// WorkingFinal
module WorkingFinal(input clk, input reset, input wire[15:0] mem_rdata, output wire[15:0] mem_addr, output wire[15:0] mem_wdata, output wire mem_we, output wire halt);
Size in the first run: ~3300 cells after synthesis, about 240 flip-flops, ~52 I/O pins, roughly 23000 sq um of cells after synthesis.
clock: 17.0 ns
lec_check: 0
abc_area: 1
cap_margin: 20
core_aspect_ratio: 1.83
core_margin: 2
core_utilization: 69
cts_cluster_diameter: 229
cts_cluster_size: 61
max_routing_layer: met4
place_density: 0.62
slew_margin: 20
tns_end_percent: 5
run.sh (not shown) runs the stock make flow with config.mk's settings and CLKGATE_MAP_FILE=.
The first run did not get past global routing (5_1_grt) with GRT-0116.
Edit:
==> flow/config.mk (replaced) <==
export PLATFORM = sky130hd
export DESIGN_NAME = WorkingFinal
export DESIGN_NICKNAME = WorkingFinal
export VERILOG_FILES = /design/flow/design.v
export SDC_FILE = /design/flow/constraint.sdc
export NUM_CORES = 4
export LEC_CHECK = 0
export CAP_MARGIN = 20
export CORE_MARGIN = 2
export CORE_UTILIZATION = 58
export SETUP_SLACK_MARGIN = 5.0
export SLEW_MARGIN = 20
export TNS_END_PERCENT = 5
==> flow/constraint.sdc (replaced) <==
create_clock -name core_clock -period 30.0 [get_ports {clk}]
set_input_delay 6.0000 -clock core_clock [delete_from_list [all_inputs] [get_ports {clk}]]
set_output_delay 6.0000 -clock core_clock [all_outputs]
set_load 0.01 [all_outputs]
After rerunning:
- The changed run completed without violations
- die area increases by 24%
- area after synthesis increases by 5.0%
- synthesized cell count decreases by 10%
Edit:
--- a/flow/config.mk
+++ b/flow/config.mk
@@ -8,6 +8,7 @@
 export CAP_MARGIN = 20
 export CORE_MARGIN = 2
-export CORE_UTILIZATION = 58
-export SETUP_SLACK_MARGIN = 5.0
-export SLEW_MARGIN = 20
-export TNS_END_PERCENT = 5
+export CORE_UTILIZATION = 40
+export CTS_CLUSTER_SIZE = 80
+export MIN_ROUTING_LAYER = met1
+export SLEW_MARGIN = 35
+export TNS_END_PERCENT = 25
Outcome:
- The changed run produced a clean layout
- global-route usage goes down by 14 points
- critical path depth goes down by 15
- hold slack loses 7.1 ps
- design area goes down by 12%
- core utilization goes down by 29 points
- area after synthesis does not change
- non-clock buffer count goes down by 213
Edit:
--- a/flow/config.mk
+++ b/flow/config.mk
@@ -8,7 +8,5 @@
 export CAP_MARGIN = 20
 export CORE_MARGIN = 2
-export CORE_UTILIZATION = 40
-export CTS_CLUSTER_SIZE = 80
-export MIN_ROUTING_LAYER = met1
-export SLEW_MARGIN = 35
-export TNS_END_PERCENT = 25
+export CORE_UTILIZATION = 65
+export SETUP_SLACK_MARGIN = 5.0
+export SLEW_MARGIN = 20
The changed run died in global routing (5_1_grt) with GRT-0232.
Synthesized cell count is unchanged.
Area after synthesis is unchanged.
Die area went down by about 40%.
Edit:
--- a/flow/config.mk
+++ b/flow/config.mk
@@ -6,7 +6,6 @@
 export NUM_CORES = 4
 export LEC_CHECK = 0
-export CAP_MARGIN = 20
+export CAP_MARGIN = 0
 export CORE_MARGIN = 2
-export CORE_UTILIZATION = 65
-export SETUP_SLACK_MARGIN = 5.0
-export SLEW_MARGIN = 20
+export CORE_UTILIZATION = 40
+export SLEW_MARGIN = 0
Effect: This time the run finished with timing, DRC and antenna clean; area after synthesis does not change; die area increases by well over a third; synthesized cell count does not change.
Edit:
--- a/flow/config.mk
+++ b/flow/config.mk
@@ -6,6 +6,7 @@
 export NUM_CORES = 4
 export LEC_CHECK = 0
-export CAP_MARGIN = 0
+export ABC_AREA = 1
+export CAP_MARGIN = 20
 export CORE_MARGIN = 2
-export CORE_UTILIZATION = 40
-export SLEW_MARGIN = 0
+export CORE_UTILIZATION = 72
+export SLEW_MARGIN = 20
==> flow/constraint.sdc (replaced) <==
create_clock -name core_clock -period 36.0 [get_ports {clk}]
set_input_delay 7.2000 -clock core_clock [delete_from_list [all_inputs] [get_ports {clk}]]
set_output_delay 7.2000 -clock core_clock [all_outputs]
set_load 0.01 [all_outputs]
Effect: Cell count falls slightly; worst hold slack gains 20 ps; area after synthesis falls by a few percent; utilization rises by 34 points; non-clock buffer count falls by 71.

---

== xenon ==
Starting RTL as in the previous note.
Design WorkingFinal, start of the top module:
module WorkingFinal(input clk, input reset, input wire[15:0] mem_rdata, output wire[15:0] mem_addr, output wire[15:0] mem_wdata, output wire mem_we, output wire halt);
make LEC_CHECK=0 ABC_AREA=1 CAP_MARGIN=20 CORE_ASPECT_RATIO=0.5 CORE_MARGIN=2 CORE_UTILIZATION=72 CTS_CLUSTER_DIAMETER=385 CTS_CLUSTER_SIZE=98 SLEW_MARGIN=35 TNS_END_PERCENT=5 finish   # period 15.3 ns
Stage in which a tool error killed xenon: global routing.
Here is what was changed in the inputs of raven compared with xenon.
# xenon
export LEC_CHECK = 0
export ABC_AREA = 1
export CAP_MARGIN = 20
export CORE_ASPECT_RATIO = 0.5
export CORE_MARGIN = 2
export CORE_UTILIZATION = 72
export CTS_CLUSTER_DIAMETER = 385
export CTS_CLUSTER_SIZE = 98
export SLEW_MARGIN = 35
export TNS_END_PERCENT = 5
create_clock -name core_clock -period 15.3 [get_ports {clk}]
# raven
export LEC_CHECK = 0
export CAP_MARGIN = 20
export CORE_MARGIN = 2
export CORE_UTILIZATION = 49
export SLEW_MARGIN = 20
create_clock -name core_clock -period 29.0 [get_ports {clk}]
### Flow results
raven reached the end of the flow, and the finished layout is clean on the timing, DRC and antenna checks.
Number of cells in the yosys synthesis report, raven vs xenon: down by more than 10%
Sort xenon and raven by chip area in the Yosys report desc -> top: raven
raven against xenon: weighted congestion reported at the end of routability-driven placement shrank by about 20%; share of the yosys chip area belonging to registers shrank by 1.2 points.
Re post-detailed-placement cell area: xenon and raven aren't equal, and the higher value belongs to xenon.
Number of placed cells counting well taps (raven vs. xenon) decreases by more than 10%
Sort xenon and raven by count of distinct cell types in the synthesized netlist, ascending, and xenon comes first.
Min area of the mapped netlist across xenon and raven: xenon
Fraction of synthesized cell area in xor and xnor cells ends up higher on raven.
The area fraction in compound gates after synthesis reported for raven is greater than that of xenon by 7.0 points.
Relative to raven, the following input files were edited for quartz:
# raven
export LEC_CHECK = 0
export CAP_MARGIN = 20
export CORE_MARGIN = 2
export CORE_UTILIZATION = 49
export SLEW_MARGIN = 20
create_clock -name core_clock -period 29.0 [get_ports {clk}]
# quartz
export LEC_CHECK = 0
export CAP_MARGIN = 20
export CORE_MARGIN = 2
export CORE_UTILIZATION = 40
export SLEW_MARGIN = 20
create_clock -name core_clock -period 29.0 [get_ports {clk}]
Findings:
Between quartz and raven, it is quartz whose peak per-stage delay on the critical path is lower, by 0.03 ns.
Data arrival time at the worst-slack endpoint for quartz is lower than for raven.
Relative to raven, site row count has gone up in quartz.
Diff raven -> quartz | design area | increase of 0.74%
raven → quartz: buffer and inverter count on the worst path shrank by 1, number of signal-net buffers in the layout fell by 1.1%, insertion delay at the late pin of the worst-skew pair saw little to no change.
quartz: met3 global-route usage 4.3 points below raven
The inputs of maple differ from those of quartz as listed below.
# quartz
export LEC_CHECK = 0
export CAP_MARGIN = 20
export CORE_MARGIN = 2
export CORE_UTILIZATION = 40
export SLEW_MARGIN = 20
create_clock -name core_clock -period 29.0 [get_ports {clk}]
# maple
export LEC_CHECK = 0
export CAP_MARGIN = 20
export CORE_MARGIN = 2
export CORE_UTILIZATION = 68
export CTS_CLUSTER_SIZE = 31
export SLEW_MARGIN = 20
create_clock -name core_clock -period 29.1 [get_ports {clk}]
Results
Against quartz, the final cell area of maple is lower.
Row initial core utilization: maple higher / quartz lower
In maple, the standard cell core area came out 24000 µm² below the value in quartz.
> inputs changed (maple -> delta)
# maple
export LEC_CHECK = 0
export CAP_MARGIN = 20
export CORE_MARGIN = 2
export CORE_UTILIZATION = 68
export CTS_CLUSTER_SIZE = 31
export SLEW_MARGIN = 20
create_clock -name core_clock -period 29.1 [get_ports {clk}]
# delta
export LEC_CHECK = 0
export CAP_MARGIN = 20
export CORE_MARGIN = 2
export CORE_UTILIZATION = 40
export SLEW_MARGIN = 20
create_clock -name core_clock -period 30.0 [get_ports {clk}]
==> comparison <==
Peak per-stage delay on the critical path: delta vs maple down 0.07 ns. Summary of delta over maple: total cell area reported by yosys after synthesis did not really move; fraction of standard cell area that is sequential did not really move. Clock skew for delta is lower than for maple. Each of the runs, namely maple and delta, reached the end of the flow and came out clean. Sort maple and delta by cell area, descending, and delta comes first. Changes observed in delta relative to maple: count of clock-buffer cells in the layout decreased 4; tally of filler cells in the layout increased 140%.
Modified inputs, ember compared to delta
# delta
export LEC_CHECK = 0
export CAP_MARGIN = 20
export CORE_MARGIN = 2
export CORE_UTILIZATION = 40
export SLEW_MARGIN = 20
create_clock -name core_clock -period 30.0 [get_ports {clk}]
# ember
export LEC_CHECK = 0
export CAP_MARGIN = 20
export CORE_ASPECT_RATIO = 1.81
export CORE_MARGIN = 2
export CORE_UTILIZATION = 66
export MAX_ROUTING_LAYER = met4
export SETUP_SLACK_MARGIN = 5.0
export SLEW_MARGIN = 20
export TNS_END_PERCENT = 5
create_clock -name core_clock -period 30.0 [get_ports {clk}]
Results
ember: post-cts sizing count is 201 higher than what delta reported.
Any difference in number of hold buffers added after CTS between delta and ember is small enough to ignore.
Number of top-level pins across delta and ember: no real change.
The remaining runs in delta and ember completed every stage, whereas ember halted early.
For ember, the flow was terminated by a tool error in global routing and produced no final design.
